--- flow/config.mk ---
export PLATFORM = sky130hd
export DESIGN_NAME = chipmunk
export DESIGN_NICKNAME = chipmunk
export VERILOG_FILES = /design/flow/design.v
export SDC_FILE = /design/flow/constraint.sdc
export NUM_CORES = 4
export LEC_CHECK = 0
export ABC_AREA = 0
export CAP_MARGIN = 20
export CELL_PAD_IN_SITES_GLOBAL_PLACEMENT = 1
export CORE_ASPECT_RATIO = 1.16
export CORE_MARGIN = 2
export CORE_UTILIZATION = 37
export CTS_CLUSTER_DIAMETER = 194
export CTS_CLUSTER_SIZE = 13
export GPL_TIMING_DRIVEN = 1
export MAX_ROUTING_LAYER = met5
export SETUP_SLACK_MARGIN = 0.85
export SLEW_MARGIN = 20
export TNS_END_PERCENT = 70
--- flow/constraint.sdc ---
create_clock -name core_clock -period 4.26 [get_ports {clk}]
set_input_delay 0.8520 -clock core_clock [delete_from_list [all_inputs] [get_ports {clk}]]
set_output_delay 0.8520 -clock core_clock [all_outputs]
set_load 0.01 [all_outputs]
--- flow/design.v ---
module chipmunk
	#(parameter addrSize = 12)
	(input clk,
	 input reset,
	 input [addrSize-1:0] startPC,
	 input [7:0] dataBus,
	 output [7:0] dataBusWrite,
	 output reg [addrSize-1:0] addrBus,
	 output weMem,
	 output done);
	reg [7:0] aReg;               
	reg [7:0] xReg;               
	reg [7:0] yReg;               
	reg [5:0] spReg;              
	reg [addrSize-1:0] pcReg;     
	reg [addrSize-1:0] pcRegAlt;  
	reg [addrSize-1:0] eaReg;     
	reg [7:0] dataReg;            
	wire [7:0] dataRegPlus = dataReg+1;  
	reg cFlagReg, zFlagReg, nFlagReg;
	reg [5:0] opcode;             
	reg [1:0] parameter_size;     
	reg [3:0] state;              
	reg finished;                 
	reg [7:0] dataBusOutput;        
	reg [3:0] nextState;            
	wire [7:0] addSubResult;        
	wire addSubCarryOut;
	wire [7:0] shifterResult;       
	wire shifterCarry;
	wire [7:0] bitOperationResult;  
	wire OpLoadA         = opcode[5:1] == 5'b00000;
	wire OpLoadX         = opcode[5:1] == 5'b00001;
	wire OpLoadY         = opcode[5:1] == 5'b00010;
	wire OpIncDecMem     = opcode[5:2] == 4'b0111 && opcode[0];
	wire OpRolRorMem     = (opcode == 6'b011001 || opcode == 6'b011011);
	wire OpIncDec        = opcode[5:1] == 5'b10101;
	wire OpInxDex        = opcode[5:1] == 5'b10110;
	wire OpInyDey        = opcode[5:1] == 5'b10111;
	wire OpSta           = opcode == 6'b100001;
	wire OpStx           = opcode == 6'b100011;
	wire OpSty           = opcode == 6'b100101;
	wire OpLdaY          = opcode == 6'b101000;
	wire OpStaY          = opcode == 6'b101001;
	wire OpIndexY        = opcode[5:1] == 5'b10100;  
	wire OpSetCarryFlag  = opcode[5:1] == 5'b00011;
	wire OpUseAdder      = opcode[5:3] == 3'b001;
	wire OpUseBitOp      = opcode[5:2] == 4'b0100;
	wire OpUseShifter    = opcode[5:2] == 4'b0110;
	wire OpAdderUseCarry = opcode[5:2] == 4'b0011;
	wire OpCpx           = opcode[5:1] == 5'b01011;
	wire OpCpy           = opcode == 6'b011100;
	wire OpDoCompare     = opcode[5:2] == 4'b0101 || OpCpy;
	wire OpSubtractInstead = OpDoCompare ||                           
	                         (opcode[5:3] == 3'b001 && opcode[1]) ||  
	                         (opcode[5:3] == 3'b101 && opcode[0]);    
	wire aluUseX         = OpCpx || OpInxDex;
	wire aluUseY         = OpCpy || OpInyDey;
	reg OpReadMemory;  
	wire OpReadMemory2   = dataBus[2] && !dataBus[7] && dataBus[7:2] != 6'b000111;  
	wire OpBranch        = opcode[5:3] == 3'b111;  
	wire flagsMatch      = (!opcode[2] && (!opcode[1] || (opcode[0] == nFlagReg)))     
                        || (opcode[2]  && ((!opcode[1] && (opcode[0] == zFlagReg))     
                                         || (opcode[1] && (opcode[0] == cFlagReg))));  
	wire BranchTaken     = OpBranch && flagsMatch;
	always @(posedge clk) begin
		if (!reset)
			finished <= 0;
		else if(state == 4'b0000 && dataBus == 8'h83)  
			finished <= 1;
	end
	always @(posedge clk) begin
		if (!reset)
			state <= 4'b0000;
		else 
			state <= nextState; 
	end
	always @(posedge clk) begin
		if (state == 4'b0000) begin
			opcode <= dataBus[7:2];
			parameter_size <= dataBus[1:0];
			eaReg <= 0;    
			OpReadMemory <= OpReadMemory2;
			dataReg <= (dataBus[7:3] == 5'b10101 || dataBus[7:3] == 5'b10110 || dataBus[7:3] == 5'b10111);
		end else if(state == 4'b0001) begin  
			dataReg <= dataBus;
			eaReg[7:0] <= dataBus;
		end else if(state == 4'b0010 || state == 4'b1111)  
			eaReg[addrSize-1:8] <= dataBus;
		else if(state == 4'b0101)  
			dataReg <= dataBus + (OpIncDecMem ? (opcode[1] ? 8'hff : 8'h01): 0);
		else if (state == 4'b0011 || state == 4'b0100)  
			eaReg <= eaReg + ((state == 4'b0100) ? yReg : xReg);
		else if (state == 4'b0111)  
			eaReg <= {{8{dataReg[7]}}, dataReg[7:0]} + pcReg;
		else if (state == 4'b1110)  
			eaReg[7:0] <= dataBus;
	end
	always @(posedge clk) begin
		if (!reset)
			spReg <= 6'b111111;
		else if (state == 4'b1100 ||
		        (state == 4'b0000 &&
					((dataBus[7:5] == 3'b110 && dataBus[2])  
					|| (dataBus[7:2] == 6'b100111))  
				))
			spReg <= spReg + 1'b1;  
		else if (state == 4'b1000 || state == 4'b1010 || state == 4'b1011)
			spReg <= spReg - 1'b1;  
	end
	wire [7:0] aluLeft = aluUseX ? xReg : (aluUseY ? yReg : aReg);
	assign { addSubCarryOut, addSubResult } = 
		OpAdderUseCarry ? (OpSubtractInstead ?  
			aluLeft + {1'b0, ~dataReg[7:0]} + cFlagReg
			: aluLeft + dataReg + cFlagReg)
		: (OpSubtractInstead ?  
			aluLeft + {1'b0, ~dataReg[7:0]} + 1'b1  
			: aluLeft + dataReg);
	assign bitOperationResult = opcode[1] ? (aReg ^ dataReg) : ~(aReg | dataReg);
	wire [7:0] shifterLeft = opcode[0] ? dataReg : aReg;
	assign shifterResult = opcode[1] ?  
			(shifterLeft >> 1) | ((opcode[0] && cFlagReg) ? 8'b10000000 : 8'b00000000)  
			:(shifterLeft << 1) | ((opcode[0] && cFlagReg) ? 8'b00000001 : 8'b00000000);
	assign shifterCarry = opcode[1] ? shifterLeft[0] : shifterLeft[7];
	always @(posedge clk) begin
		if (state == 4'b0110) begin
			if (OpLoadA || OpLdaY)  
				aReg <= dataReg;
			else if (OpUseAdder || OpIncDec)  
				aReg <= addSubResult;
			else if (OpUseBitOp)  
				aReg <= bitOperationResult;
			else if (OpUseShifter && !opcode[0])  
				aReg <= shifterResult;
			else if (opcode == 6'b100100 || opcode == 6'b100110)  
				aReg <= xReg;
		end else if(state == 4'b1001 && opcode[2:1] == 2'b01)  
			aReg <= dataBus;
	end
	always @(posedge clk) begin
		if (state == 4'b0110) begin
			if (OpLoadX)  
				xReg <= dataReg;
			else if(OpInxDex)  
				xReg <= addSubResult;
			else if (opcode == 6'b100010 || opcode == 6'b100110)  
				xReg <= aReg;
		end else if(state == 4'b1001 && opcode[2:1] == 2'b10)  
			xReg <= dataBus;
	end
	always @(posedge clk) begin
		if (state == 4'b0110) begin
			if (OpLoadY)  
				yReg <= dataReg;
			else if(OpInyDey)  
				yReg <= addSubResult;
		end else if(state == 4'b1001 && opcode[2:1] == 2'b11)  
			yReg <= dataBus;
	end
	always @(posedge clk) begin
		if (state == 4'b0110) begin
			if (OpSetCarryFlag)  
				cFlagReg <= opcode[0];
			else if (OpUseAdder || OpDoCompare || OpIncDec || OpInxDex || OpInyDey) begin  
				nFlagReg <= addSubResult[7];
				zFlagReg <= (addSubResult == 8'b00000000) ? 1 : 0;
				if (OpUseAdder || OpDoCompare)  
					cFlagReg <= addSubCarryOut;
			end else if(OpUseBitOp) begin
				nFlagReg <= bitOperationResult[7];
				zFlagReg <= (bitOperationResult == 8'b00000000) ? 1 : 0;
			end else if(OpUseShifter) begin
				nFlagReg <= shifterResult[7];
				zFlagReg <= (shifterResult == 8'b00000000) ? 1 : 0;
				cFlagReg <= shifterCarry;
			end else if(OpLoadA || OpLoadX || OpLoadY || OpIncDecMem) begin
				nFlagReg <= dataReg[7];
				zFlagReg <= (dataReg == 8'b00000000) ? 1 : 0;
			end
		end else if(state == 4'b1001 && opcode[2:1] == 2'b00)
			{nFlagReg, zFlagReg, cFlagReg} <= dataBus[2:0];
	end
	always @(posedge clk) begin
		if (!reset)
			pcReg <= startPC; 
		else if(state == 4'b0000 || state == 4'b0001 || state == 4'b0010)
			pcReg <= pcReg + 1'b1;
		else if(state == 4'b0110 && BranchTaken) begin
			pcRegAlt <= pcReg;                  
			pcReg <= eaReg;
		end else if(state == 4'b1100) begin
			pcRegAlt[7:0] <= dataBus;           
		end else if(state == 4'b1101) begin
			pcReg <= {pcRegAlt[7:0], dataBus};  
		end
	end
	always @* begin
		case (state)
			4'b0101, 4'b0110:  
				addrBus <= eaReg;
			4'b1000, 4'b1001, 4'b1010, 4'b1011, 4'b1100, 4'b1101: 
				addrBus <= { {(addrSize-9){1'b0}}, 1'b1, 1'b1, 1'b1, spReg };  
			4'b0000, 4'b0001, 4'b0010:  
				addrBus <= pcReg;
			4'b1110:
				addrBus <= {{(addrSize-8){1'b0}}, dataReg};
			4'b1111:
				addrBus <= {{(addrSize-8){1'b0}}, dataRegPlus};
			default:
				addrBus <= {addrSize{1'b0}};
		endcase
	end
	always @* begin
		if (state == 4'b0110 && (OpSta || OpStaY))
			dataBusOutput <= aReg;
		else if (state == 4'b0110 && OpStx)
			dataBusOutput <= xReg;
		else if (state == 4'b0110 && OpSty)
			dataBusOutput <= yReg;
		else if (state == 4'b0110 && OpRolRorMem)  
			dataBusOutput <= shifterResult;
		else if (state == 4'b0110 && OpIncDecMem)  
			dataBusOutput <= dataReg;
		else if (state == 4'b1000)  
			dataBusOutput <= (opcode[2:1] == 2'b00) ? {1'b0, 1'b0, 1'b0, 1'b0, 1'b0, nFlagReg, zFlagReg, cFlagReg} :
			                 (opcode[2:1] == 2'b01) ? aReg :
			                 (opcode[2:1] == 2'b10) ? xReg :
			                 yReg;
		else if (state == 4'b1010)
			dataBusOutput <= pcRegAlt[7:0];
		else if (state == 4'b1011)
			dataBusOutput <= { {(16-addrSize){1'b0}}, pcRegAlt[addrSize-1:8] };
		else
			dataBusOutput <= 8'b00000000;
	end
	wire writeCycle =  ((state == 4'b0110 && (OpSta || OpStx || OpSty || OpStaY || OpIncDecMem || OpRolRorMem)) || state == 4'b1000 || state == 4'b1010 || state == 4'b1011);
	assign weMem = !writeCycle;  
	assign dataBusWrite = dataBusOutput;  
	assign done = finished;
	always @* begin		
		case (state)
			4'b0000:
				nextState = (dataBus[7:2] == 6'b100111) ? 4'b1100 :
					((dataBus[7:5] == 3'b110 && !dataBus[2]) ? 4'b1000 : 
					((dataBus[7:5] == 3'b110 && dataBus[2]) ? 4'b1001 :
					(dataBus[0] || dataBus[1]) ? 4'b0001 :
					(OpReadMemory2 ? 4'b0101 : 4'b0110)));
			4'b0001:
				nextState = parameter_size[1] ? 4'b0010 :   
				           (OpReadMemory ? 4'b0101 :     
				           (OpBranch ? 4'b0111 :          
				           (OpIndexY ? 4'b1110 :                 
				           4'b0110)));                         
			4'b0010:
				nextState = parameter_size[0] ? 4'b0011 :         
				(OpReadMemory ? 4'b0101 :                
				(OpIndexY ? 4'b0100 :                             
				4'b0110));
			4'b0011:
				nextState = OpReadMemory ? 4'b0101 : 4'b0110;
			4'b0101, 4'b0111:               
				nextState = 4'b0110;
			4'b0110:
				nextState = (BranchTaken && opcode[2:0] == 3'b001) ? 4'b1010 : 4'b0000;  
			4'b1011, 4'b1101, 4'b1001, 4'b1000:
				nextState = 4'b0000;
			4'b0100:
				nextState = OpLdaY ? 4'b0101 : 4'b0110;
			4'b1100:
				nextState = 4'b1101;
			4'b1010:
				nextState = 4'b1011;
			4'b1110:  
				nextState = 4'b1111;
			4'b1111:  
				nextState = 4'b0100;
		endcase
	end
endmodule
--- flow/run.sh ---
#!/bin/bash
# the make line also repeats each setting of config.mk as NAME=value (left out here)
make -C /OpenROAD-flow-scripts/flow DESIGN_CONFIG=/design/flow/config.mk WORK_HOME=/design/flow/orfs CLKGATE_MAP_FILE= finish
==> results of run 1 <==
==> cell type report <==
cell class / count / area [um2]
flip-flops and latches: 103 / 2751
fillers: 2753 / 13850
multi-input cells: 1029 / 7726
repair buffers: 233 / 2032
inverters: 58 / 224.0
clock inverters: 6 / 45.04
well taps: 368 / 460.4
clock buffers: 10 / 239.0
==> per-layer routing <==
layer	routed length (um)	global-route usage [%]	vias up	share of wire [%]
met5	0	0	-	0
met4	2601	16.07	0	5.7
met3	2137	3.353	121	4.6
met2	23010	56.07	433	50
met1	18240	36.23	5272	40
li1	-	-	5049	-
==> timing repair <==
item / CTS / global route
pin swaps: 26 / 37
setup buffers: 24 / 17
gates resized: 122 / 106
hold endpoints to repair: 0 / 0
setup endpoints to repair: 46 / 49
gates cloned: 2 / 0
==> per-stage QoR <==
step	setup TNS, ns	utilization (%)	hold slack, ns
after floorplan	-1.170	-	0.4521
after global placement	-0.7719	44.25	0.4548
after detailed placement	-1.009	44.25	0.4614
after CTS	0	47.53	0.4791
after global routing	-1.211	49.32	0.4921
final	-0.02283	49.32	0.4725
==> run notes, run 1 <==
This memo summarizes the results of the implementation run.

Outcome
The run finished, with violations left. Failing layout checks were recorded as setup timing.

Floorplan
The total area inside the core boundary comes to around 0.027 mm2. The site row count is approximately 65. From bottom edge to top edge, the die measures between 150 and 200 um.

The floorplan report gives the top-level pin count as between 40 and 50. The die footprint is between 0.02 and 0.03 mm2. The die boundary width is 159.3 um. At the floorplan stage, the core utilization is reported as a little under two fifths.

Hold path
Counting instances, the worst hold path has a depth of 1. The worst hold path endpoint is finished. Looking at hold timing, the worst path starts from finished. The path type of the worst min-delay path is flop to flop.

Synth
Before any placement, the netlist area is recorded as 0.01035 mm2. The async set or reset register ratio after synthesis is 0%. The number of cells in Yosys stat is roughly 1.3k.

The post-synthesis average cell area is just over 8 um2. The most common flop cell mapped by yosys is edfxtp_1. For this run, the number of Yosys warnings is 1.

Counting flops and latches in the post-synthesis netlist gives approximately 100. The dominant non-sequential cell family after synthesis is AND-OR/OR-AND gates. The number of enable-type register cells in the synthesized netlist is 68.

The biggest area contributor in the post-synthesis netlist is edfxtp_1. In this run, the synthesized area fraction spent on AND-OR/OR-AND gates is recorded as 24.49%. In this run, the synthesized area fraction spent on adder and majority cells is recorded as 8.533%. The most common cell in the netlist is nand2_1. Synthesis produced a netlist whose cell count is 1,280.

The gate-level netlist out of Yosys references approximately 90 unique cell types. The share of the yosys chip area belonging to registers is about a quarter. For reference, the top cells by area after synthesis are edfxtp_1, ha_1, dfxtp_1. The chip area line of the yosys report is 0.01035 mm2. Summing the areas of all xor and xnor instances in the mapped netlist gives 5.149% of the synthesized area.

The share of synthesized area in the top cell type comes to between 10% and 20%. The post-synthesis mux area share is 9.995%. The cell-mix breakdown from Yosys lists the simple-gate area share as 19.63%. The commonest cells after synthesis are nand2_1, nor2_1, a21oi_1. The net count after synthesis is around 1.4k.

Route
Per the log, the first TritonRoute iteration ended with a DRC count of 1,075. The count of vias placed by the detailed router is 10.88k. The detailed-route DRC error count is 0. The total wire length after detailed routing is 45,980 um. After detailed routing, the number of vias per cell comes to 6.018. According to the report, the first pass of detailed routing completed in 5 iterations. In the final routed layout, each cell accounts on average for 25.45 um.

The antenna diode count is 0. In this run the remaining antenna-violating nets after routing total 0.

Place
The tally of buffers added on design ports is between 40 and 50. The post-detailed-placement cell area is roughly 0.012 mm2. The final weighted congestion in routability-driven placement is ~0.94.

OpenSTA, run right after detailed placement, puts the worst setup slack at -0.2060 ns. The number of placed instances, taps included, is 1,748. The half-perimeter wire length after detailed placement is between 30,000 and 40,000 um.

Clocking
Clock tree synthesis inserted a total of 9 buffers. The insertion delay to the later sink of the worst-skew pair is approximately 0.37 ns. The number of hold buffers added after CTS was 0. Looking at the clock tree report, the maximum root-to-sink buffer count equals 2. The CTS tree is built. After clock tree synthesis, the clock-pin slew on the worst setup and hold paths is approximately 0.080 ns.

The number of sinks on the clock net is approximately 100. The count of H-tree levels built during CTS is 3. The clock root buffer is clkbuf_16.

Setup path
Walking the critical path from launch to capture passes 17 cell instances. The capture point of the critical path was reported as nFlagReg. Per STA, the highest per-stage delay on the worst path measures roughly 0.49 ns.

The critical setup path kind is flop to flop. Among cell families on the critical path, the largest total delay comes from AND-OR/OR-AND gates. Counting both buffers and inverters, the worst setup path holds a total of 1. The capturing point of the worst reg2reg path is nFlagReg. The number of cell instances on the worst register-to-register path is 17. The worst register-to-register path has a setup slack of -0.02 ns.

The worst register-to-register path begins at opcode[4]. The arrival time at the worst endpoint is approximately 4.5 ns. Data on the critical path is required at its endpoint by between 4 and 5 ns.

The maximum net fanout on the critical path is 5. The timing startpoint of the critical path is opcode[4]. The kind of start point of the critical path is a flop. The worst setup path is captured at a flop. The slowest stage of the critical path belongs to the cell or4_4. The report lists the cells along the critical path as buf_6 -> nand2b_4 -> o31ai_2 -> and3_4 -> mux2i_1 -> o21ai_1 -> ha_2 -> fa_2 -> a211oi_4 -> o2111ai_1 -> or4_4 -> o21ai_2 -> o311ai_2 -> o21ba_2 -> or2_1 -> mux2_1 -> o311ai_1.

Timing
Across all setup checks in the final design, the least slack found is -0.01984 ns. The slew check shows that the tightest pin keeps a relative margin of 43.60%. Dividing the final minimum period by the clock period gives 100.5%. The final timing report lists clock skew as slightly below 0.02 ns. The number of endpoints with negative hold slack in the final report is 0. The achievable frequency is roughly 0.23 GHz. The slew at the pin with the worst max-slew slack is between 0.8 and 0.9 ns. The max-slew violation count is 0. The final setup violation count is 2. Setup repair after global routing could not meet its margin everywhere. The final period demand of the worst path is between 4 and 5 ns.

Global routing
The global-route usage over all layers is between 30% and 40%. Entering global routing, the biggest net connects 38 pins. The number of global-route vias before repair came to roughly 10k.

The initial antenna violation count is 0. Global routing finished with a remaining overflow of 0. The first-pass GRT wire length is between 60,000 and 70,000 um.

Power and ir drop
The power share of the sequential group is 29.5%. The reported net switching power is roughly 1.7 mW. The power density over the cells is around 310 mW/mm2. The internal portion of the total power is 2.491 mW.

The power in the clock group is 0.850 mW. The largest share of the power goes to combinational cells. Net switching is 40.31% of the power. Across the VDD grid, the largest voltage drop is 0.0002205 V. The fraction of power consumed by combinational cells is between 50% and 60%. The part of the power in the clock network is 20.4%.

Combinational power for this build is 2.09 mW. The leakage power summed over all cells is around 5.5 nW. Per report_power, the Sequential row totals about 1.2 mW. The final power report lists total power as 4.173 mW.

Finish
From synthesis to final layout, the design area changed by 30.19%. The count of placed standard cells in the final layout, fillers left out is approximately 1.8k. The final cell area excluding filler cells is roughly 0.013 mm2. The layout net count is 1,523.

Run
The stage logs contain a warning count of 38. The total of max-cap violations is 0.
==> run 2: changes to the inputs <==
- ABC_AREA: 0 -> 1
- CELL_PAD_IN_SITES_GLOBAL_PLACEMENT: 1 -> default
- CORE_ASPECT_RATIO: 1.16 -> default
- CORE_UTILIZATION: 37 -> 72
- CTS_CLUSTER_DIAMETER: 194 -> 44
- CTS_CLUSTER_SIZE: 13 -> 79
- GPL_TIMING_DRIVEN: 1 -> default
- PLACE_DENSITY_LB_ADDON: default -> 0.2
- SETUP_SLACK_MARGIN: 0.85 -> 1.01
- SLEW_MARGIN: 20 -> 40
- TNS_END_PERCENT: 70 -> default
- clock period: 4.26 -> 3.83 ns (I/O delays scaled with it)
==> run 2 against run 1 <==
  * Die area decreased by 49%
  * The flow now stops in 5_1_grt
  * Area after synthesis down 3.4%
  * Synthesized cell count increased by 20%
==> run notes, run 2 <==
This memo summarizes the results of the implementation run.

Synth
The complex-gate fraction of the synthesized area is 23.13% (was 24.49%). The post-synthesis cell type count is 50 (was 90). The most common cell in the netlist was nand2_1 (unchanged). The number of instances in the synthesized netlist was 1,530 (was 1,280). The share of synthesized cell area in and, or, nand and nor gates is 28.71% (was 19.63%). The net count after synthesis is 1,619 (was 1,369). The fraction of post-synthesis cell area in the top cell type by area is 20.43% (was 19.72%).

The post-synthesis mux area share came to 0.5006% (was 9.995%). The async set or reset register ratio after synthesis is 0% (unchanged). The post-synthesis share of cell area spent on full adders, half adders and majority gates is 8.836% (was 8.533%). The post-synthesis average cell area is 6.534 um2 (was 8.088 um2). The cell type with the highest aggregate area in the netlist is edfxtp_1 (unchanged). The yosys synthesis warning count is 1 (unchanged).

The xor and xnor fraction of the mapped netlist area is 1.402% (was 5.149%). The number of cells in Yosys stat came to 1,530 (was 1,280). The flip-flop and latch count after synthesis came to 103 (unchanged). The most common flop cell mapped by yosys is edfxtp_1 (unchanged). Top cell types by occurrence after synthesis: nand2_1, inv_1, o21ai_0 (was nand2_1, nor2_1, a21oi_1). The chip area line of the yosys report is 0.009997 mm2 (was 0.01035 mm2). The share of the yosys chip area belonging to registers is 27.43% (was 26.49%). The cell area after synthesis came to 0.009997 mm2 (was 0.01035 mm2). The number of enable-type register cells in the synthesized netlist came to 68 (unchanged).

The dominant non-sequential cell family after synthesis is simple AND/OR/NAND/NOR gates (was AND-OR/OR-AND gates). Biggest area contributors in the synthesized netlist: edfxtp_1, nand2_1, o21ai_0 (was edfxtp_1, ha_1, dfxtp_1).

Global routing
Overall routing resource usage recorded by global route was roughly 79%. The remaining global-route overflow is between 50 and 60.

Floorplan
The placeable core region is 0.01372 mm2 (was 0.02733 mm2). The effective utilization at floorplan was 72.87% (was 37.88%). The count of boundary I/O pins is 44 (unchanged). The site row count was 43 (was 65). The die footprint came to 0.01484 mm2 (was 0.02934 mm2). The die extent in y came to 121.8 um (was 184.2 um).

The die boundary width is 121.8 um (was 159.3 um).

Clocking
The count of H-tree levels built during CTS came to 3 (unchanged). The maximum clock path buffer count is 2 (unchanged). The clock root buffer is clkbuf_16 (unchanged). The number of sinks on the clock net is 103 (unchanged). The total clock buffers created by CTS is 9 (unchanged).

Place
The tally of buffers added on design ports is 43 (unchanged). The final weighted congestion in routability-driven placement is 1.321 (was 0.9355). The placed cell count is 1,763 (was 1,748).

The half-perimeter wire length after detailed placement is 28,800 um (was 34,450 um).

Outcome
The flow stopped in 5_1_grt. The first error in the log reads "[ERROR GRT-0116] Global routing finished with congestion. Check the congestion regions in the DRC Viewer". Status: did not finish (was failed layout checks).
## run 2: per-stage QoR
stage                     hold slack, ns  setup WS, ns  util (%)  area (um2)
after detailed placement          0.4550       -0.1682     79.83       10950
after floorplan                   0.4293        0.3739         -       10080
after CTS                         0.4661        0.2458     91.24       12520
after global placement            0.4415       0.03727     79.83       10950
## run 2: repair_timing
item | in CTS
endpoints found under the setup margin | 66
pin swaps | 63
buffers inserted | 91
resized | 246
hold buffers | 0
cloned | 2
## run 2: per-layer routing
metal / global-route usage, % / overflow
met1: 78.04 / 2
met2: 92.56 / 29
met3: 67.51 / 1
met4: 80.82 / 27
met5: 43.75 / 0
==> run 3: changes to the inputs <==
- ABC_AREA: 1 -> default
- CAP_MARGIN: 20 -> 10
- CELL_PAD_IN_SITES_DETAIL_PLACEMENT: default -> 1
- CELL_PAD_IN_SITES_GLOBAL_PLACEMENT: default -> 3
- CORE_ASPECT_RATIO: default -> 1.1
- CORE_MARGIN: 2 -> 8
- CORE_UTILIZATION: 72 -> 40
- CTS_CLUSTER_DIAMETER: 44 -> 68
- CTS_CLUSTER_SIZE: 79 -> 46
- GPL_ROUTABILITY_DRIVEN: default -> 1
- GPL_TIMING_DRIVEN: default -> 1
- HOLD_SLACK_MARGIN: default -> 0.23
- PLACE_DENSITY: default -> 0.78
- PLACE_DENSITY_LB_ADDON: 0.2 -> default
- SETUP_SLACK_MARGIN: 1.01 -> 0.03
- SLEW_MARGIN: 40 -> 20
- TNS_END_PERCENT: default -> 5
- clock period: 3.83 -> 5.0 ns (I/O delays scaled with it)
==> run 3 against run 2 <==
  * Now clean on timing, DRC and antenna
  * Die area grew 110%
  * Synthesized cell count decreased by 16%
  * Area after synthesis is 3.6% higher
==> run notes, run 3 <==
This memo summarizes the results of the implementation run.

Synth
The share of synthesized cell area in and, or, nand and nor gates is 19.63% (was 28.71%). Biggest area contributors in the synthesized netlist: edfxtp_1, ha_1, dfxtp_1 (was edfxtp_1, nand2_1, o21ai_0). The cell type with the highest aggregate area in the netlist is edfxtp_1 (unchanged).

The chip area line of the yosys report is 0.01035 mm2 (was 0.009997 mm2). The net count after synthesis is 1,369 (was 1,619). Top cell types by occurrence after synthesis: nand2_1, nor2_1, a21oi_1 (was nand2_1, inv_1, o21ai_0).

The number of instances in the synthesized netlist is 1,280 (was 1,530). The post-synthesis share of cell area spent on full adders, half adders and majority gates was 8.533% (was 8.836%). The xor and xnor fraction of the mapped netlist area is 5.149% (was 1.402%).

The async set or reset register ratio after synthesis is 0% (unchanged). The share of the yosys chip area belonging to registers is 26.49% (was 27.43%). The number of enable-type register cells in the synthesized netlist is 68 (unchanged). The cell area after synthesis is 0.01035 mm2 (was 0.009997 mm2). The post-synthesis mux area share is 9.995% (was 0.5006%). The most common flop cell mapped by yosys is edfxtp_1 (unchanged). The dominant non-sequential cell family after synthesis is AND-OR/OR-AND gates (was simple AND/OR/NAND/NOR gates).

The yosys synthesis warning count is 1 (unchanged). The flip-flop and latch count after synthesis is 103 (unchanged). The fraction of post-synthesis cell area in the top cell type by area is 19.72% (was 20.43%). The post-synthesis cell type count is 90 (was 50). The most common cell in the netlist was nand2_1 (unchanged). The complex-gate fraction of the synthesized area came to 24.49% (was 23.13%). The number of cells in Yosys stat was 1,280 (was 1,530). The post-synthesis average cell area is 8.088 um2 (was 6.534 um2).

Global routing
The pin count of the biggest net entering global routing is 38. The global-route usage over all layers is roughly 29%. The number of global-route vias before repair came to roughly 11k. The first global-routing pass estimated 67,390 um of wire. For this run the aggregate overflow at the end of global routing stands at 0. The initial antenna violation count was 0.

Setup path
The required time at the worst endpoint is listed as 5.18 ns. The critical setup path kind is flop to flop. The worst setup path is launched from a flop. The timing report notes that buffer and inverter cells on the critical path total 0. The delay contributed by the slowest stage of the critical path is between 0.5 and 0.6 ns. The capturing point of the worst reg2reg path is nFlagReg. The number of cell instances on the worst register-to-register path is 17.

For reference, the critical path cell chain is nor2_1 -> nand2_1 -> o31ai_1 -> and3_2 -> mux2i_1 -> o21ai_0 -> ha_1 -> fa_1 -> a211oi_2 -> o2111ai_1 -> or4_4 -> o31a_1 -> nor3_1 -> o21ba_1 -> or2_1 -> mux2_1 -> o311ai_1. For reference, the critical path is launched at opcode[4]. The maximum net fanout on the critical path is 10. The arrival time at the worst endpoint is slightly below 5 ns. The most critical setup path has its endpoint at nFlagReg. The type of element capturing the critical path is a flop. The cell type of the slowest stage on the worst timing path is edfxtp_1. The worst setup slack for register-to-register paths is ~0.34 ns. The cell depth of the worst setup path is 17.

The kind of cell adding the most delay to the critical path is simple AND/OR/NAND/NOR gates. The worst flop-to-flop path startpoint is opcode[4].

Hold path
The number of stages on the worst hold path is 1. The origin of the worst min-delay path is finished. The path type of the worst min-delay path is flop to flop.

Hold analysis lists the worst path endpoint as finished.

Timing
After layout, the worst path uses between 90% and 100% of the clock period. The post-route setup TNS is 0 ns. For this run, the top clock speed supported by timing is approximately 0.21 GHz. From the final report, the count of setup violators was given as 0. In the final run the clock tree shows a worst skew of 0.01330 ns.

After layout, the minimum clock period comes to between 4 and 5 ns. The max-slew violation count is 0. The number of endpoints with negative hold slack in the final report is 0. The worst max-slew margin expressed relative to the limit is 29.78%.

Setup repair after global routing left no endpoint under its margin. The pin closest to its max-slew limit shows a slew of ~1.0 ns.

Power and ir drop
The fraction of power consumed by combinational cells is 43.5%. Per the OpenROAD power report, leakage power amounts to approximately 4.6 nW. In this run the VDD rail shows a maximum IR drop of around 0.00016 V.

The power share of the sequential group is between 30 and 40%. The share of total power consumed by net switching is about 41%. The power report lists the clock group at 0.746 mW. Combinational power for this build is around 1.4 mW. The power density over the cells is roughly 270 mW/mm2. The reported net switching power is roughly 1.3 mW. The part of the power in the clock network is 23.4%.

For the sequential group, total power comes out at about 1.1 mW. Internal power comes to 1.866 mW. Looking at the group totals, the largest power group turns out to be combinational cells.

Clocking
The clock root buffer is clkbuf_16 (unchanged). The hold buffer count at cts is 0 (unchanged). The CTS tree is built. The total clock buffers created by CTS came to 9 (unchanged). The number of sinks on the clock net is 103 (unchanged). The maximum clock path buffer count was 2 (unchanged). The count of H-tree levels built during CTS was 3 (unchanged). The post-CTS setup repair buffer count is 0 (was 91).

The insertion delay to the later sink of the worst-skew pair is between 0.3 and 0.4 ns. In the CTS report, the clock slew at the register clock pins of the worst setup and hold paths is listed as around 0.090 ns.

Floorplan
The die extent in y was 184.7 um (was 121.8 um). The site row count is 61 (was 43). The effective utilization at floorplan came to 40.86% (was 72.87%). The die boundary width is 169.4 um (was 121.8 um). The count of boundary I/O pins is 44 (unchanged).

The die footprint is 0.03129 mm2 (was 0.01484 mm2). The placeable core region is 0.02534 mm2 (was 0.01372 mm2).

Route
The via density per instance is approximately 6.3. For this run, the script counts the antenna cells in the layout as 0. The wire length per cell after detailed routing is about 27 um. The detailed-routing iteration count for the pre-antenna-repair pass is 5. Across all layers, the routed design uses 10.50k vias. After detailed routing, the total wire length is 44,850 um. The count of routing violations after the opening detailed-route iteration is a little under 1k. The detailed-route DRC error count is 0. The count of nets left with antenna violations after detail routing is 0.

Place
The half-perimeter wire length after detailed placement was 34,240 um (was 28,800 um). The post-detailed-placement cell area came to 0.01139 mm2 (was 0.01095 mm2). The tally of buffers added on design ports is 43 (unchanged). The final weighted congestion in routability-driven placement is 0.9234 (was 1.321).

Finish
The layout net count is around 1.4k. In the final layout, the fill cell count is between 3k and 4k. Summing all non-filler instances in the final layout gives an area of roughly 0.012 mm2. The flow measured a signed area growth from synthesis to layout of 13.14%.

Outcome
Status: finished clean (was did not finish).

Run
The total number of warnings across the stage logs is 37. The run reported a max-capacitance violation count of 0.
-- run 3: metal layers --
| metal | share of wire (%) | up-vias | global-route usage, % |
|---|---|---|---|
| met5 | 0 | - | 0 |
| met2 | 47 | 428 | 48.77 |
| li1 | - | 4799 | - |
| met4 | 6.6 | 0 | 16.40 |
| met3 | 5.8 | 149 | 4.001 |
| met1 | 40 | 5122 | 34.46 |
-- run 3: cell type report --
cell class                 count  area, um2  share of cell area, %
sequential                   103       2743                  23.42
tap                          346      432.9                  3.696
inverter                      58      217.7                  1.859
clock inverter                 7      70.07                 0.5982
clock buffer                   9      225.2                  1.923
multi-input combinational   1029       7083                  60.47
timing repair buffer         111      940.9                  8.033
-- run 3: timing repair --
item                                    CTS  global route
gates resized                             0             6
hold endpoints to repair                  0             0
endpoints found under the setup margin    0             9
-- run 3: metrics by stage --
step	setup WS, ns	utilization, %	hold slack (ns)	std cells	total power, mW
after floorplan	0.07238	-	0.4521	1280	1.910
after detailed placement	0.2600	44.93	0.4539	1646	2.429
final	0.3384	46.22	0.4717	1663	3.181
after global placement	0.3424	44.93	0.4505	1646	2.422
after CTS	0.2149	46.10	0.4742	1662	3.168
after global routing	0.03922	46.22	0.4837	1663	3.335
==> run 4: changes to the inputs <==
- CAP_MARGIN: 10 -> 20
- CELL_PAD_IN_SITES_DETAIL_PLACEMENT: 1 -> default
- CELL_PAD_IN_SITES_GLOBAL_PLACEMENT: 3 -> default
- CORE_ASPECT_RATIO: 1.1 -> default
- CORE_MARGIN: 8 -> 2
- CORE_UTILIZATION: 40 -> 24
- CTS_CLUSTER_DIAMETER: 68 -> 167
- CTS_CLUSTER_SIZE: 46 -> 98
- GPL_ROUTABILITY_DRIVEN: 1 -> default
- GPL_TIMING_DRIVEN: 1 -> default
- HOLD_SLACK_MARGIN: 0.23 -> 0.06
- PLACE_DENSITY: 0.78 -> 0.41
- SETUP_SLACK_MARGIN: 0.03 -> -0.55
- SLEW_MARGIN: 20 -> 40
- TNS_END_PERCENT: 5 -> 90
- clock period: 5.0 -> 5.51 ns (I/O delays scaled with it)
==> run 4 against run 3 <==
  * Final cell count grew 11%
  * Clock power shrank about 10%
  * Global-route usage shrank 8.8 points
  * Largest cell class unchanged
  * Critical path depth grew 2
  * Power shrank 10%
  * Critical endpoint is now zFlagReg
  * Die area grew 43%
  * Sequential power shrank 9%
  * Sequential cell count is the same
  * Maximum frequency shrank 12%
  * Critical path type unchanged
  * Design area grew 1.1%
  * Highest routed layer unchanged
==> run notes, run 4 <==
This memo summarizes the results of the implementation run.

Power and ir drop
The part of the power in the clock network is 23.4% (about the same). The power in the clock group is 0.670 mW (was 0.746 mW). The combinational gate power is 1.24 mW (was 1.38 mW). The reported net switching power is 1.183 mW (was 1.315 mW). The dominant power group is combinational cells (unchanged). The power density over the cells is 241.5 mW/mm2 (was 271.6 mW/mm2). The total sequential power is 0.954 mW (was 1.05 mW). The worst supply voltage drop on vdd was 0.0001460 V (was 0.0001569 V). The fraction of power consumed by combinational cells is 43.2% (was 43.5%). The internal power component is 1.678 mW (was 1.866 mW). The leakage power summed over all cells is 4.515 nW (was 4.590 nW). The share of total power consumed by net switching was 41.34% (was 41.35%). The power share of the sequential group is 33.3% (was 33.0%).

Setup path
The data required time of the critical path is 5.71 ns (was 5.18 ns). The timing startpoint of the critical path is opcode[5] (was opcode[4]). The kind of start point of the critical path is a flop (unchanged).

The end point of the critical path is zFlagReg (was nFlagReg). The number of cell instances on the worst register-to-register path is 19 (was 17). The most repeated library cell on the critical path is nor2_1. The worst setup slack for register-to-register paths is 0.21 ns (was 0.34 ns). The worst flop-to-flop path startpoint is opcode[5] (was opcode[4]). The arrival time at the worst endpoint came to 5.50 ns (was 4.84 ns).

Cell-by-cell trace of the critical path: inv_1 -> nor2_1 -> nand2_1 -> o31ai_1 -> and3_1 -> mux2i_1 -> o21ai_0 -> ha_1 -> fa_1 -> xor2_2 -> o2111ai_1 -> or4_4 -> nor2_1 -> nor2_1 -> a21oi_1 -> mux2i_1 -> buf_4 -> or4bb_1 -> o311ai_1 (was nor2_1 -> nand2_1 -> o31ai_1 -> and3_2 -> mux2i_1 -> o21ai_0 -> ha_1 -> fa_1 -> a211oi_2 -> o2111ai_1 -> or4_4 -> o31a_1 -> nor3_1 -> o21ba_1 -> or2_1 -> mux2_1 -> o311ai_1). The maximum net fanout on the critical path came to 9 (was 10). The cell type of the slowest stage on the worst timing path is and3_1 (was edfxtp_1). The cell depth of the worst setup path is 19 (was 17). The total buffers and inverters traversed by the critical path is 2 (was 0).

The critical setup path kind was flop to flop (unchanged). The delay contributed by the slowest stage of the critical path was 0.56 ns (was 0.51 ns). The kind of cell adding the most delay to the critical path is simple AND/OR/NAND/NOR gates (unchanged). The type of element capturing the critical path is a flop (unchanged). The capturing point of the worst reg2reg path is zFlagReg (was nFlagReg).

Hold path
The origin of the worst min-delay path is finished (unchanged). The number of stages on the worst hold path is 1 (unchanged). The path type of the worst min-delay path was flop to flop (unchanged). The worst hold path endpoint is finished (unchanged).

Synth
The yosys synthesis warning count is 1 (unchanged). The post-synthesis share of cell area spent on full adders, half adders and majority gates is 8.533% (unchanged). The chip area line of the yosys report was 0.01035 mm2 (unchanged). The most common cell in the netlist is nand2_1 (unchanged). Biggest area contributors in the synthesized netlist: edfxtp_1, ha_1, dfxtp_1 (unchanged).

Top cell types by occurrence after synthesis: nand2_1, nor2_1, a21oi_1 (unchanged). The number of cells in Yosys stat is 1,280 (unchanged). The xor and xnor fraction of the mapped netlist area is 5.149% (unchanged). The post-synthesis mux area share is 9.995% (unchanged). The async set or reset register ratio after synthesis is 0% (unchanged). The share of synthesized cell area in and, or, nand and nor gates was 19.63% (unchanged). The complex-gate fraction of the synthesized area is 24.49% (unchanged).

The share of the yosys chip area belonging to registers is 26.49% (unchanged). The net count after synthesis came to 1,369 (unchanged). The post-synthesis average cell area is 8.088 um2 (unchanged). The most common flop cell mapped by yosys is edfxtp_1 (unchanged).

The cell area after synthesis was 0.01035 mm2 (unchanged). The fraction of post-synthesis cell area in the top cell type by area came to 19.72% (unchanged). The cell type with the highest aggregate area in the netlist is edfxtp_1 (unchanged). The dominant non-sequential cell family after synthesis is AND-OR/OR-AND gates (unchanged).

The number of enable-type register cells in the synthesized netlist was 68 (unchanged). The flip-flop and latch count after synthesis is 103 (unchanged). The post-synthesis cell type count is 90 (unchanged). The number of instances in the synthesized netlist is 1,280 (unchanged).

Floorplan
The die extent in y is 211.7 um (was 184.7 um). The placeable core region was 0.04279 mm2 (was 0.02534 mm2). The site row count is 76 (was 61). The effective utilization at floorplan is 24.19% (was 40.86%).

The die boundary width is 211.7 um (was 169.4 um). The count of boundary I/O pins is 44 (unchanged). The die footprint came to 0.04481 mm2 (was 0.03129 mm2).

Global routing
The pin count of the biggest net entering global routing came to 38 (unchanged). The remaining global-route overflow was 0 (unchanged). The number of global-route vias before repair is 9,927 (was 10.73k).

The first-pass GRT wire length is 66,270 um (was 67,390 um). The global-route usage over all layers came to 19.95% (was 28.74%). The initial antenna violation count is 0 (unchanged).

Route
The count of routing violations after the opening detailed-route iteration came to 1,173 (was 976). The wire length per cell after detailed routing is 24.32 um (was 26.97 um). The antenna diode count is 0 (unchanged). The total wire length after detailed routing is 44,940 um (was 44,850 um).

The detailed-routing iteration count for the pre-antenna-repair pass was 6 (was 5). The detailed-route DRC error count is 0 (unchanged). The count of vias placed by the detailed router was 10.26k (was 10.50k). The count of nets left with antenna violations after detail routing is 0 (unchanged). The via density per instance was 5.552 (was 6.313).

Finish
The number of inserted filler cells in the final layout came to 4,669 (was 3,076). The synthesis-to-finish area growth is 14.43% (was 13.14%). The final core utilization is 27.68% (was 46.22%). The layout net count is 1,386 (was 1,401).

Clocking
The count of H-tree levels built during CTS is 3 (unchanged). The CTS tree was built (unchanged). The number of cells upsized or downsized after cts is 0 (unchanged). The maximum clock path buffer count is 2 (unchanged). The clock root buffer was clkbuf_16 (unchanged). The insertion delay to the later sink of the worst-skew pair is 0.37 ns (about the same). The post-CTS setup repair buffer count came to 0 (unchanged).

The clock-pin slew reported for the worst setup and hold paths after clock tree synthesis is 0.09 ns (about the same). The hold buffer count at cts came to 0 (unchanged). The total clock buffers created by CTS is 9 (unchanged). The number of sinks on the clock net was 103 (unchanged).

Timing
The final setup violation count is 0 (unchanged). The slew at the pin with the worst max-slew slack was 0.9076 ns (was 1.047 ns). The max-slew violation count was 0 (unchanged). The final-layout worst hold slack came to 0.4808 ns (was 0.4717 ns). The achievable frequency was 0.1886 GHz (was 0.2145 GHz).

The number of endpoints with negative hold slack in the final report is 0 (unchanged). The worst max-slew margin expressed relative to the limit is 39.03% (was 29.78%). The final worst-path cycle share is 96.23% (was 93.23%).

The final worst clock skew is 0.01908 ns (was 0.01330 ns). The final period demand of the worst path came to 5.302 ns (was 4.662 ns).

Place
The half-perimeter wire length after detailed placement is 33,900 um (was 34,240 um). The tally of buffers added on design ports came to 43 (unchanged). The final weighted congestion in routability-driven placement is 0.9379 (was 0.9234).

Outcome
Status: finished clean (unchanged).

Run
The total of max-cap violations is 0 (unchanged). The total number of warnings across the stage logs came to 35 (was 37).
==> run 4: cell type report <==
class	instances	area (um2)	area share, %
clock buffers	10	239.0	2.017
clock inverters	6	51.30	0.4330
inverters	58	217.7	1.838
multi-input cells	1029	7084	59.80
flip-flops and latches	103	2743	23.15
well taps	546	683.2	5.767
repair buffers	96	828.3	6.992
==> run 4: metal layers <==
| metal | part of all wire [%] | vias to the layer above | GRT usage, % |
|---|---|---|---|
| met2 | 46 | 406 | 32.41 |
| met5 | 0 | - | 0 |
| met3 | 6.0 | 79 | 2.596 |
| li1 | - | 4777 | - |
| met1 | 45 | 4999 | 27.20 |
| met4 | 3.2 | 0 | 6.824 |
==> run 4: through the flow <==
stage | std cells | area [um2] | setup WS (ns) | power (mW) | setup TNS [ns]
detailed placement | 1832 | 11550 | 0.3123 | 2.184 | 0
CTS | 1848 | 11840 | 0.2920 | 2.852 | 0
floorplan | 1280 | 10350 | 0.5824 | 1.733 | 0
global placement | 1832 | 11530 | 0.4374 | 2.189 | 0
global route | 1848 | 11850 | -0.06499 | 3.001 | -0.1828
finish | 1848 | 11850 | 0.2080 | 2.860 | 0
==> run 5: changes to the inputs <==
- ABC_AREA: default -> 1
- CAP_MARGIN: 20 -> 25
- CORE_ASPECT_RATIO: default -> 0.78
- CORE_UTILIZATION: 24 -> 52
- CTS_CLUSTER_DIAMETER: 167 -> 110
- CTS_CLUSTER_SIZE: 98 -> default
- HOLD_SLACK_MARGIN: 0.06 -> default
- MAX_ROUTING_LAYER: met5 -> default
- MIN_ROUTING_LAYER: default -> met2
- PLACE_DENSITY: 0.41 -> default
- PLACE_DENSITY_LB_ADDON: default -> 0.09
- SETUP_SLACK_MARGIN: -0.55 -> default
- TNS_END_PERCENT: 90 -> 95
- clock period: 5.51 -> 6.96 ns (I/O delays scaled with it)
==> run 5 against run 4 <==
  * The run now fails in 5_1_grt
  * Die area down 55%
  * Synthesized cell count rose by 20%
  * Area after synthesis fell by 3.4%
==> run notes, run 5 <==
This memo summarizes the results of the implementation run.

Outcome
Status: did not finish (was finished clean). The last stage reached is 5_1_grt. The first error in the log reads "[ERROR GRT-0116] Global routing finished with congestion. Check the congestion regions in the DRC Viewer".

Floorplan
The placeable core region is 0.01872 mm2 (was 0.04279 mm2). The effective utilization at floorplan was 53.41% (was 24.19%). The site row count is 44 (was 76). The count of boundary I/O pins is 44 (unchanged). The die footprint is 0.02036 mm2 (was 0.04481 mm2). The die extent in y came to 126.5 um (was 211.7 um).

The die boundary width is 161.0 um (was 211.7 um).

Clocking
The count of H-tree levels built during CTS came to 3 (unchanged). The total clock buffers created by CTS is 9 (unchanged). The number of sinks on the clock net is 103 (unchanged). The clock root buffer is clkbuf_16 (unchanged). The maximum clock path buffer count is 2 (unchanged).

The post-CTS setup repair buffer count is 0 (unchanged). The number of cells upsized or downsized after cts is 0 (unchanged). The hold buffer count at cts is 0 (unchanged).

Synth
The dominant non-sequential cell family after synthesis was simple AND/OR/NAND/NOR gates (was AND-OR/OR-AND gates). The net count after synthesis was 1,619 (was 1,369). The share of the yosys chip area belonging to registers is 27.43% (was 26.49%).

The yosys synthesis warning count came to 1 (unchanged). The async set or reset register ratio after synthesis is 0% (unchanged). Top cell types by occurrence after synthesis: nand2_1, inv_1, o21ai_0 (was nand2_1, nor2_1, a21oi_1).

The cell type with the highest aggregate area in the netlist was edfxtp_1 (unchanged). The post-synthesis mux area share is 0.5006% (was 9.995%). The xor and xnor fraction of the mapped netlist area came to 1.402% (was 5.149%).

The post-synthesis cell type count is 50 (was 90). The cell area after synthesis was 0.009997 mm2 (was 0.01035 mm2). The flip-flop and latch count after synthesis came to 103 (unchanged).

The number of instances in the synthesized netlist is 1,530 (was 1,280). The number of cells in Yosys stat is 1,530 (was 1,280). The most common flop cell mapped by yosys is edfxtp_1 (unchanged). The post-synthesis share of cell area spent on full adders, half adders and majority gates came to 8.836% (was 8.533%). The share of synthesized cell area in and, or, nand and nor gates is 28.71% (was 19.63%).

The fraction of post-synthesis cell area in the top cell type by area is 20.43% (was 19.72%). The chip area line of the yosys report is 0.009997 mm2 (was 0.01035 mm2). Biggest area contributors in the synthesized netlist: edfxtp_1, nand2_1, o21ai_0 (was edfxtp_1, ha_1, dfxtp_1). The complex-gate fraction of the synthesized area is 23.13% (was 24.49%). The most common cell in the netlist is nand2_1 (unchanged). The number of enable-type register cells in the synthesized netlist came to 68 (unchanged).

The post-synthesis average cell area is 6.534 um2 (was 8.088 um2).

Global routing
Global routing finished with a remaining overflow of around 160. The global-route usage over all layers is about three quarters.

Place
The final weighted congestion in routability-driven placement was 1.167 (was 0.9379). The half-perimeter wire length after detailed placement is 32,650 um (was 33,900 um). The tally of buffers added on design ports is 43 (unchanged).
-- run 5: metrics by stage --
step / cells / cell area, um2 / hold WS, ns / power [mW] / setup slack (ns)
after CTS: 1809 / 10940 / 0.4638 / 2.191 / 1.911
after detailed placement: 1793 / 10650 / 0.4489 / 1.682 / 1.939
after global placement: 1793 / 10650 / 0.4449 / 1.677 / 2.036
after floorplan: 1530 / 9997 / 0.4293 / 1.369 / 3.079
-- run 5: metal layers --
layer | GRT usage, % | overflow
met3 | 92.09 | 116
met5 | 76.08 | 35
met1 | - | -
met4 | 41.60 | 4
met2 | 76.14 | 0
==> run 6: changes to the inputs <==
- CAP_MARGIN: 25 -> 20
- CORE_ASPECT_RATIO: 0.78 -> default
- CORE_UTILIZATION: 52 -> 57
- CTS_CLUSTER_DIAMETER: 110 -> default
- MIN_ROUTING_LAYER: met2 -> default
- PLACE_DENSITY_LB_ADDON: 0.09 -> 0.0
- SLEW_MARGIN: 40 -> 20
- TNS_END_PERCENT: 95 -> default
- clock period: 6.96 -> 2.64 ns (I/O delays scaled with it)
==> run 6 against run 5 <==
  * The layout now fails its checks (setup timing)
  * Synthesized cell count stayed put
  * Die area is 8.6% lower
  * Area after synthesis stayed put
==> run notes, run 6 <==
This memo summarizes the results of the implementation run.

Outcome
Status: failed layout checks (was did not finish). Failing layout checks were recorded as setup timing.

Setup path
The data required time of the critical path is between 2 and 3 ns. The worst setup slack for register-to-register paths is -1.39 ns. The timing report lists the critical path depth as 23 cells. In this design, the largest share of critical-path delay is due to simple AND/OR/NAND/NOR gates.

STA lists the maximum fanout along the critical path as 4. The end point of the critical path is aReg[4]. The total buffers and inverters traversed by the critical path is 5. In this run the critical path is formed by inv_2 -> nand3_4 -> nor2_4 -> nor2_4 -> buf_6 -> o211ai_1 -> o21ai_4 -> ha_4 -> fa_2 -> inv_2 -> nand2_2 -> nand2_1 -> inv_2 -> ha_4 -> nand3_4 -> nor2_4 -> nand2_1 -> nand3_1 -> nand2_1 -> buf_6 -> o21ai_4 -> a21oi_2 -> o21ai_1. Data on the critical path arrives at its endpoint at 4.25 ns. The number of cell instances on the worst register-to-register path is 23. The capturing point of the worst reg2reg path is aReg[4]. The delay contributed by the slowest stage of the critical path is around 0.6 ns. The worst flop-to-flop path startpoint is opcode[5]. The worst setup path is of the flop to flop kind.

The cell type of the slowest stage on the worst timing path is fa_2. In this run the worst setup path begins at opcode[5]. The type of element capturing the critical path is a flop. The worst setup path is launched from a flop.

Synth
The chip area line of the yosys report was 0.009997 mm2 (unchanged). The flip-flop and latch count after synthesis is 103 (unchanged). The xor and xnor fraction of the mapped netlist area came to 1.402% (unchanged). The fraction of post-synthesis cell area in the top cell type by area came to 20.43% (unchanged). The share of synthesized cell area in and, or, nand and nor gates was 28.71% (unchanged). The share of the yosys chip area belonging to registers was 27.43% (unchanged). The yosys synthesis warning count is 1 (unchanged). The post-synthesis average cell area is 6.534 um2 (unchanged). The number of instances in the synthesized netlist is 1,530 (unchanged). The number of enable-type register cells in the synthesized netlist is 68 (unchanged). The post-synthesis share of cell area spent on full adders, half adders and majority gates is 8.836% (unchanged). The post-synthesis cell type count is 50 (unchanged).

The cell area after synthesis came to 0.009997 mm2 (unchanged). The dominant non-sequential cell family after synthesis is simple AND/OR/NAND/NOR gates (unchanged). The net count after synthesis is 1,619 (unchanged). The most common flop cell mapped by yosys was edfxtp_1 (unchanged). The async set or reset register ratio after synthesis was 0% (unchanged). The post-synthesis mux area share was 0.5006% (unchanged). Top cell types by occurrence after synthesis: nand2_1, inv_1, o21ai_0 (unchanged).

The cell type with the highest aggregate area in the netlist is edfxtp_1 (unchanged). Biggest area contributors in the synthesized netlist: edfxtp_1, nand2_1, o21ai_0 (unchanged). The number of cells in Yosys stat is 1,530 (unchanged). The complex-gate fraction of the synthesized area is 23.13% (unchanged).

The most common cell in the netlist is nand2_1 (unchanged).

Finish
The count of placed standard cells in the final layout, fillers left out is 2,136. For this run, the share of the core covered by cells in the final layout is between 80% and 90%. The layout net count is 1,994. The layout has approximately 950 filler cells. From synthesis to final layout, the design area changed by 49.47%.

Global routing
The number of global-route vias before repair is between 10k and 15k. Global routing finished with a remaining overflow of 0. The initial antenna violation count is 2. The first global-routing pass estimated between 70,000 and 80,000 um of wire. The pin count of the biggest net entering global routing is 31.

Overall routing resource usage recorded by global route was a little over half.

Power and ir drop
Combinational cells consume a total of roughly 4.2 mW. The power share of the sequential group is approximately a quarter. The power after layout is between 7 and 8 mW. The leakage power summed over all cells is about 6.8 nW. The share of total power consumed by net switching is around 45%. The fraction of power consumed by combinational cells is 55.0%. The total sequential power is 1.99 mW. The internal power of the cells totals 4.190 mW. Per the power-grid run, VDD falls by no more than approximately 0.00046 V. In this run the power spent charging and discharging nets is about 3.4 mW.

For the clock group, total power comes out at around 1.4 mW. Power spread over the standard cell area amounts to 510.3 mW/mm2. The largest part of the power goes to combinational cells.

The clock network is responsible for a little under a fifth of the overall power.

Clocking
At the later pin of the worst-skew pair, clock insertion delay measures 0.38 ns. The clock root buffer is clkbuf_16 (unchanged). Per the post-CTS timing run, clock transition at the registers of the reported paths is 0.08 ns. The number of sinks on the clock net is 103 (unchanged). The maximum clock path buffer count came to 2 (unchanged). The total clock buffers created by CTS is 9 (unchanged). TritonCTS built the clock tree. The hold buffer count at cts is 0 (unchanged). The count of H-tree levels built during CTS was 3 (unchanged).

Floorplan
The die extent in y came to 136.4 um (was 126.5 um). The die footprint is 0.01861 mm2 (was 0.02036 mm2). The site row count is 48 (was 44). The placeable core region is 0.01724 mm2 (was 0.01872 mm2). The effective utilization at floorplan is 58.00% (was 53.41%). The count of boundary I/O pins is 44 (unchanged).

The die boundary width was 136.4 um (was 161.0 um).

Hold path
The path type of the worst min-delay path is flop to flop. The number of stages on the worst hold path is 1. For hold timing, the worst endpoint is state[14]. The worst hold path begins at OpReadMemory.

Place
The tally of buffers added on design ports is 43 (unchanged). The half-perimeter wire length after detailed placement is 34,800 um (was 32,650 um). The final weighted congestion in routability-driven placement is 1.142 (was 1.167). The placed cell count is 2,038 (was 1,793).

Run
The tool warning count for the run is 38. The total of max-cap violations is 0.

Timing
Looking at the max-slew report, the worst-margin pin has a slew of between 0.6 and 0.7 ns. Per the slew report, the remaining headroom to the max-slew limit stands at between 50% and 60%. The final timing report counts setup violations totalling around 57.

The achievable frequency is around 0.25 GHz. The final worst clock skew is 0.01070 ns. The final timing report derives a shortest allowable period of 4.029 ns. The smallest setup slack after layout is -1.389 ns. Counting pins that exceed their max-slew limit in the final report gives 0.

The final-layout worst hold slack is approximately 0.48 ns. The final worst-path cycle share is 152.6%. Setup repair after global routing could not meet its margin everywhere. Endpoints failing hold in the final report were tallied at 0.

Route
The count of nets left with antenna violations after detail routing is 0. For this run, the detailed router reports a per-instance via density of between 6 and 7. Across all layers, the routed design uses 14.68k vias.

The total wire length after detailed routing is 55,320 um. The wire length per cell after detailed routing is around 26 um. In the routed design, unresolved DRC markers number 0. Detailed-route iteration 0 reported a violation count of between 3k and 4k. The detailed-routing iteration count for the pre-antenna-repair pass is 30.
==> run 6: area by class of cell <==
| class | count | area (um2) | area share [%] |
|---|---|---|---|
| multi-input combinational | 1171 | 7445 | 49.82 |
| timing repair buffer | 414 | 3357 | 22.47 |
| sequential | 103 | 2744 | 18.36 |
| inverter | 206 | 812.0 | 5.434 |
| tap | 225 | 281.5 | 1.884 |
| clock buffer | 9 | 225.2 | 1.507 |
| clock inverter | 7 | 76.32 | 0.5108 |
| antenna | 1 | 2.502 | 0.01675 |
==> run 6: layer usage <==
layer	GRT usage, %	wire length [um]	vias to the layer above
li1	-	-	5988
met1	59.62	16790	6410
met2	81.02	22490	1581
met3	19.05	8718	702
met4	45.02	7308	2
met5	0	10	-
==> run 6: repair_timing <==
action,in CTS,in global routing
gates cloned,0,1
endpoints found under the setup margin,59,81
buffers inserted,54,49
pin swaps,78,115
resized,261,211
==> run 6: through the flow <==
step	setup WS (ns)	TNS, ns	instance area (um2)
2_1_floorplan	-0.8160	-15.95	10090
3_3_place_gp	-0.9610	-29.71	12780
3_5_place_dp	-1.079	-34.78	12780
4_1_cts	-0.9213	-28.70	13950
5_1_grt	-1.815	-51.40	14940
6_report	-1.389	-40.12	14940
==> run 7: changes to the inputs <==
- CORE_ASPECT_RATIO: default -> 1.39
- CORE_UTILIZATION: 57 -> 59
- CTS_CLUSTER_SIZE: default -> 95
- PLACE_DENSITY_LB_ADDON: 0.0 -> default
- TNS_END_PERCENT: default -> 10
- clock period: 2.64 -> 2.72 ns (I/O delays scaled with it)
==> run 7 against run 6 <==
  * The layout still fails its checks (setup timing)
  * Register-to-register slack improved by 0.13 ns
  * Final cell count decreased by 3.9%
  * Sequential share of layout area increased by 1.5 points
  * Wire length decreased by 17%
  * Setup slack improved by 0.13 ns
  * Clock power decreased by 3%
  * Sequential power decreased by 4%
  * Combinational power decreased by 15%
  * Maximum frequency increased by 1.3%
  * Critical path type unchanged
  * Area after synthesis unchanged
  * Global-route usage decreased by 4.0 points
  * Highest routed layer is now met4
  * Power decreased by 9.5%
==> run notes, run 7 <==
This memo summarizes the results of the implementation run.

Place
The post-detailed-placement cell area is 0.01266 mm2 (was 0.01278 mm2). The final weighted congestion in routability-driven placement is 1.160 (was 1.142). The placed cell count is 2,010 (was 2,038). The half-perimeter wire length after detailed placement is 34,000 um (was 34,800 um). The tally of buffers added on design ports is 43 (unchanged).

Timing
The worst max-slew margin expressed relative to the limit was 40.49% (was 54.79%). The final setup violation count is 45 (was 57). The final worst-path cycle share is 146.3% (was 152.6%). The achievable frequency was 0.2513 GHz (was 0.2482 GHz).

The final worst clock skew came to 0.01265 ns (was 0.01070 ns). RSZ-0062 raised after global routing: yes (unchanged). The smallest setup slack after layout is -1.259 ns (was -1.389 ns). The number of endpoints with negative hold slack in the final report is 0 (unchanged).

The slew at the pin with the worst max-slew slack is 0.8850 ns (was 0.6756 ns). The max-slew violation count came to 0 (unchanged). The final period demand of the worst path is 3.979 ns (was 4.029 ns).

Setup path
The data required time of the critical path was 2.97 ns (was 2.86 ns). The cell type of the slowest stage on the worst timing path is edfxtp_1 (was fa_2). The delay contributed by the slowest stage of the critical path was 0.52 ns (was 0.60 ns). The maximum net fanout on the critical path is 8 (was 4). The kind of cell adding the most delay to the critical path is simple AND/OR/NAND/NOR gates (unchanged). The timing startpoint of the critical path is opcode[5] (unchanged).

The total buffers and inverters traversed by the critical path is 7 (was 5). The end point of the critical path is cFlagReg (was aReg[4]). The capturing point of the worst reg2reg path is cFlagReg (was aReg[4]). The number of cell instances on the worst register-to-register path is 26 (was 23). The kind of start point of the critical path is a flop (unchanged). The worst flop-to-flop path startpoint is opcode[5] (unchanged). The cell depth of the worst setup path was 26 (was 23). The worst setup slack for register-to-register paths is -1.26 ns (was -1.39 ns). The type of element capturing the critical path is a flop (unchanged). The arrival time at the worst endpoint was 4.23 ns (was 4.25 ns).

The critical setup path kind is flop to flop (unchanged).

Synth
The dominant non-sequential cell family after synthesis is simple AND/OR/NAND/NOR gates (unchanged). The share of the yosys chip area belonging to registers is 27.43% (unchanged). The number of cells in Yosys stat was 1,530 (unchanged). The share of synthesized cell area in and, or, nand and nor gates is 28.71% (unchanged).

The number of enable-type register cells in the synthesized netlist was 68 (unchanged). The flip-flop and latch count after synthesis is 103 (unchanged). The post-synthesis average cell area was 6.534 um2 (unchanged). The post-synthesis share of cell area spent on full adders, half adders and majority gates is 8.836% (unchanged). The yosys synthesis warning count is 1 (unchanged).

The net count after synthesis is 1,619 (unchanged). The cell type with the highest aggregate area in the netlist is edfxtp_1 (unchanged). The xor and xnor fraction of the mapped netlist area came to 1.402% (unchanged).

Biggest area contributors in the synthesized netlist: edfxtp_1, nand2_1, o21ai_0 (unchanged). The post-synthesis cell type count came to 50 (unchanged). The chip area line of the yosys report is 0.009997 mm2 (unchanged). The complex-gate fraction of the synthesized area is 23.13% (unchanged). The most common cell in the netlist is nand2_1 (unchanged). The cell area after synthesis came to 0.009997 mm2 (unchanged). The most common flop cell mapped by yosys is edfxtp_1 (unchanged). The fraction of post-synthesis cell area in the top cell type by area is 20.43% (unchanged). The number of instances in the synthesized netlist was 1,530 (unchanged). The async set or reset register ratio after synthesis is 0% (unchanged).

Top cell types by occurrence after synthesis: nand2_1, inv_1, o21ai_0 (unchanged). The post-synthesis mux area share is 0.5006% (unchanged).

Floorplan
The placeable core region is 0.01675 mm2 (was 0.01724 mm2). The site row count is 56 (was 48). The effective utilization at floorplan was 59.70% (was 58.00%). The die extent in y is 157.5 um (was 136.4 um). The die boundary width is 114.4 um (was 136.4 um). The die footprint is 0.01802 mm2 (was 0.01861 mm2).

The count of boundary I/O pins is 44 (unchanged).

Power and ir drop
The internal power component is 3.957 mW (was 4.190 mW). The worst supply voltage drop on vdd is 0.0002743 V (was 0.0004577 V). The dominant power group was combinational cells (unchanged). The power density over the cells is 498.4 mW/mm2 (was 510.3 mW/mm2). The total sequential power is 1.92 mW (was 1.99 mW). The combinational gate power is 3.58 mW (was 4.19 mW). The power after layout is 6.899 mW (was 7.625 mW).

The power in the clock group is 1.40 mW (was 1.44 mW). The power share of the sequential group is 27.8% (was 26.1%). The part of the power in the clock network came to 20.3% (was 18.9%). The fraction of power consumed by combinational cells is 51.9% (was 55.0%). The reported net switching power is 2.942 mW (was 3.435 mW). The leakage power summed over all cells is 6.322 nW (was 6.755 nW).

The share of total power consumed by net switching is 42.64% (was 45.05%).

Hold path
The worst hold path endpoint is finished (was state[14]). The path type of the worst min-delay path is flop to flop (unchanged). The origin of the worst min-delay path is finished (was OpReadMemory). The number of stages on the worst hold path is 2 (was 1).

Outcome
Status: failed layout checks (unchanged). Layout check fault list: setup timing (unchanged).

Clocking
The insertion delay to the later sink of the worst-skew pair is 0.37 ns (was 0.38 ns). The clock-pin slew reported for the worst setup and hold paths after clock tree synthesis was 0.08 ns (about the same). The maximum clock path buffer count is 2 (unchanged). The clock root buffer is clkbuf_16 (unchanged). The total clock buffers created by CTS was 9 (unchanged). The count of H-tree levels built during CTS was 3 (unchanged). The number of sinks on the clock net is 103 (unchanged).

The hold buffer count at cts is 0 (unchanged). The CTS tree is built (unchanged).

Route
The count of routing violations after the opening detailed-route iteration is 1,686 (was 3,215). The via density per instance was 6.482 (was 6.874). The detailed-route DRC error count is 0 (unchanged). The detailed-routing iteration count for the pre-antenna-repair pass was 9 (was 30). The total wire length after detailed routing was 45,990 um (was 55,320 um). The count of vias placed by the detailed router was 13.31k (was 14.68k).

The wire length per cell after detailed routing was 22.40 um (was 25.90 um). The count of nets left with antenna violations after detail routing was 0 (unchanged).

Global routing
The number of global-route vias before repair is 12.41k (was 13.03k). The remaining global-route overflow came to 0 (unchanged). The global-route usage over all layers was 49.36% (was 53.39%).

The first-pass GRT wire length came to 66,630 um (was 73,490 um). The initial antenna violation count is 2 (unchanged). The pin count of the biggest net entering global routing is 32 (was 31).

Finish
The flip-flop and latch area came to 0.002745 mm2 (was 0.002744 mm2). The logic area is 0.006903 mm2 (was 0.007445 mm2). The number of inserted filler cells in the final layout is 1,132 (was 954). The synthesis-to-finish area growth is 38.45% (was 49.47%). The final cell area excluding filler cells is 0.01384 mm2 (was 0.01494 mm2). The count of placed standard cells in the final layout, fillers left out is 2,053 (was 2,136). The layout net count is 1,931 (was 1,994).

Run
The total number of warnings across the stage logs is 40 (was 38). The total of max-cap violations came to 0 (unchanged).
[run 7: timing repair]
action / CTS / global route
hold endpoints to repair: 0 / 0
resized: 114 / 149
setup buffers: 14 / 10
gates cloned: 0 / 1
setup endpoints to repair: 57 / 65
pin swaps: 25 / 20
[run 7: routing by layer]
layer,vias to the layer above,track usage [%],part of all wire (%)
met3,398,12.51,12
met4,0,43.38,12
met2,1036,79.83,45
li1,5876,-,-
met5,-,0,0
met1,5998,52.95,31
[run 7: cell type report]
cell class                      instances  share of cell area [%]
Clock buffer                           10                   1.808
Multi-Input combinational cell       1171                   49.87
Clock inverter                          6                  0.4158
Antenna cell                            3                 0.05424
Sequential cell                       103                   19.83
Inverter                              206                   5.677
Timing Repair inverter                  1                 0.05424
Tap cell                              203                   1.835
Timing Repair Buffer                  350                   20.45
[run 7: through the flow]
step / setup slack [ns] / util [%] / hold WS (ns) / TNS (ns)
3_5_place_dp: -1.294 / 75.63 / 0.4485 / -36.86
5_1_grt: -1.428 / 82.64 / 0.4875 / -39.78
2_1_floorplan: -0.7425 / - / 0.4293 / -14.52
4_1_cts: -0.9882 / 79.60 / 0.4627 / -28.49
3_3_place_gp: -1.082 / 75.63 / 0.4375 / -30.85
6_report: -1.259 / 82.65 / 0.4647 / -33.47
Power figures rest on the tool's default switching activity, not on a simulated workload.
